zinc:
Design main, start of the top module:
module main(
    input clk,
    input rst,
    input btnl,
	 input btnd,
	 input btnr,
	 input btnp,
	 input [3:0] speed,
    output [7:0] led,
	 output [6:0] seg,
	 output [3:0] an
    );
Size in the first run: ~940 cells after synthesis, roughly 200 flip-flops, ~8500 sq um of cells after synthesis.
export LEC_CHECK = 0
export CAP_MARGIN = 20
export CELL_PAD_IN_SITES_GLOBAL_PLACEMENT = 2
export CORE_MARGIN = 2
export CORE_UTILIZATION = 58
export CTS_CLUSTER_DIAMETER = 272
export CTS_CLUSTER_SIZE = 27
export MAX_ROUTING_LAYER = met5
export MIN_ROUTING_LAYER = met1
export PLACE_DENSITY_LB_ADDON = 0.12
export SETUP_SLACK_MARGIN = 0.14
export SLEW_MARGIN = 0
create_clock -name core_clock -period 4.22 [get_ports {clk}]
run.sh (not shown) runs the stock make flow with config.mk's settings and CLKGATE_MAP_FILE=.
Run status, zinc: aborted in 3_1_place_gp_skip_io, error FLW-0024
[inputs] pepper vs zinc
Settings: MIN_ROUTING_LAYER no longer set, was met1; CELL_PAD_IN_SITES_GLOBAL_PLACEMENT no longer set, was 2; SLEW_MARGIN now 20, was 0; CTS_CLUSTER_DIAMETER no longer set, was 272; SETUP_SLACK_MARGIN now -0.19, was 0.14; CTS_CLUSTER_SIZE no longer set, was 27; PLACE_DENSITY_LB_ADDON no longer set, was 0.12; MAX_ROUTING_LAYER no longer set, was met5; CORE_UTILIZATION now 72, was 58; the clock period (ns, I/O delays scaled along) now 2.34, was 4.22.
Results
STATUS run=pepper STAGES=ALL_DONE FINAL_CHECKS=FAILED CAUSE=setup timing
Against zinc as the reference, pepper delivers a lower floorplan die width.
zinc -> pepper: area of the mapped netlist delta 0, exact match
Comparing zinc against pepper, there is no change at all in register bit count reported by yosys.
[compare] base=zinc new=pepper: starting utilization of the core area rose 15 points, chip area from the yosys synthesis statistics about even, multiplexer share of the synthesized area held steady, fraction of registers with async set/reset closely matched the old numbers, floorplan core area has decreased.
When the final numbers for zinc and pepper were put side by side, the floorplan die height turned out to be greater in zinc.
Measured against each other, zinc and pepper differ in total die area, the lower figure coming from pepper.
Changes in garnet relative to pepper:
Settings: putting PLACE_DENSITY at 0.35 where nothing was set; swapping -0.19 for 0.67 in SETUP_SLACK_MARGIN; putting CTS_CLUSTER_DIAMETER at 210 where nothing was set.
Results
Although garnet finished all stages, its layout failed final checks on setup timing.
The launch point of the worst path comes out mocca.signal_state in one run and cappuc.signal_state in the other, namely in pepper and garnet respectively.
Detailed-route DRC error count: pepper vs garnet identical
Compared with pepper, garnet shows final RePlAce weighted congestion that has gone down by more than 10%.
Total power: garnet above pepper
Taking pepper as the reference, in garnet first-pass GRT wire length went up; area of the mapped netlist did not really move; sequential fraction of total cell area went down; number of cells on the critical path went up; fraction of power consumed by combinational cells went up.

* * *

Starting RTL as in the previous note.
==> flow/config.mk <==
export PLATFORM = sky130hd
export DESIGN_NAME = main
export DESIGN_NICKNAME = main
export VERILOG_FILES = /design/flow/design.v
export SDC_FILE = /design/flow/constraint.sdc
export NUM_CORES = 4
export LEC_CHECK = 0
export ABC_AREA = 0
export CAP_MARGIN = 30
export CELL_PAD_IN_SITES_GLOBAL_PLACEMENT = 0
export CORE_ASPECT_RATIO = 0.55
export CORE_MARGIN = 5
export CORE_UTILIZATION = 41
export CTS_CLUSTER_SIZE = 26
export GPL_TIMING_DRIVEN = 0
export HOLD_SLACK_MARGIN = 0.22
export MAX_ROUTING_LAYER = met4
export MIN_ROUTING_LAYER = met2
export PLACE_DENSITY_LB_ADDON = 0.19
export SETUP_SLACK_MARGIN = 0.24
export SLEW_MARGIN = 0
==> flow/constraint.sdc <==
create_clock -name core_clock -period 2.79 [get_ports {clk}]
set_input_delay 0.5580 -clock core_clock [delete_from_list [all_inputs] [get_ports {clk}]]
set_output_delay 0.5580 -clock core_clock [all_outputs]
set_load 0.01 [all_outputs]
Next try:
Settings changed: CAP_MARGIN 30 to 0, CORE_ASPECT_RATIO 0.55 to 1.02, CORE_MARGIN 5 to 2, CORE_UTILIZATION 41 to 72, CTS_CLUSTER_DIAMETER set to 45, CTS_CLUSTER_SIZE 26 to unset, GPL_TIMING_DRIVEN 0 to unset, HOLD_SLACK_MARGIN 0.22 to unset, MIN_ROUTING_LAYER met2 to unset, SETUP_SLACK_MARGIN 0.24 to 0.31.
Clock period 2.79 ns to 2.27 ns, I/O delays scaled along.
With this change the flow completed, yet does not pass: setup timing.
Combinational power rose by about a fifth.
Critical path depth rises by 1.
Flip-flop count does not change.
Routed wire length goes up by a quarter to a third.
Power climbs by a quarter to a third.
Next try:
Settings changed: ABC_AREA 0 to unset, CAP_MARGIN 0 to 20, CELL_PAD_IN_SITES_GLOBAL_PLACEMENT 0 to unset, CORE_ASPECT_RATIO 1.02 to unset, CTS_CLUSTER_DIAMETER 45 to 356, CTS_CLUSTER_SIZE set to 14, MAX_ROUTING_LAYER met4 to unset, PLACE_DENSITY_LB_ADDON 0.19 to 0.06, SETUP_SLACK_MARGIN 0.31 to 0.28, SLEW_MARGIN 0 to 20.
After rerunning: The changed run produced a layout that fails on setup timing; fmax grows by 3.9%; wire length shrinks by 17%; sequential share of layout area grows by 1.9 points; final area shrinks by 4.6%; critical path depth stays the same; via count shrinks by 7.4%; setup slack gains 0.088 ns.
Next try:
Settings changed: ABC_AREA set to 1, CTS_CLUSTER_DIAMETER 356 to unset, CTS_CLUSTER_SIZE 14 to 90, PLACE_DENSITY set to 0.35, PLACE_DENSITY_LB_ADDON 0.06 to unset, SETUP_SLACK_MARGIN 0.28 to 0.6.
Clock period 2.27 ns to 2.25 ns, I/O delays scaled along.
After rerunning: The new run ran to the end with no violations. Hold slack loses 0.19 ns. Die size rises by a few percent. Synthesized area rises by a few percent. Global-route usage falls by 1.4 points. Setup slack gains 0.43 ns.
Next try:
Settings changed: ABC_AREA 1 to unset, CORE_UTILIZATION 72 to 40, CTS_CLUSTER_SIZE 90 to unset, PLACE_DENSITY 0.35 to unset, SETUP_SLACK_MARGIN 0.6 to unset.
Clock period 2.25 ns to 4.05 ns, I/O delays scaled along.
Effect:
- wire length went down by about 16%
- clock skew goes down by 0.0072 ns
- core utilization falls by 40 points
- worst setup slack improves by 1.1 ns
- count of clock-buffer cells in the layout is higher by 7
Power and IR drop assume default switching activity.
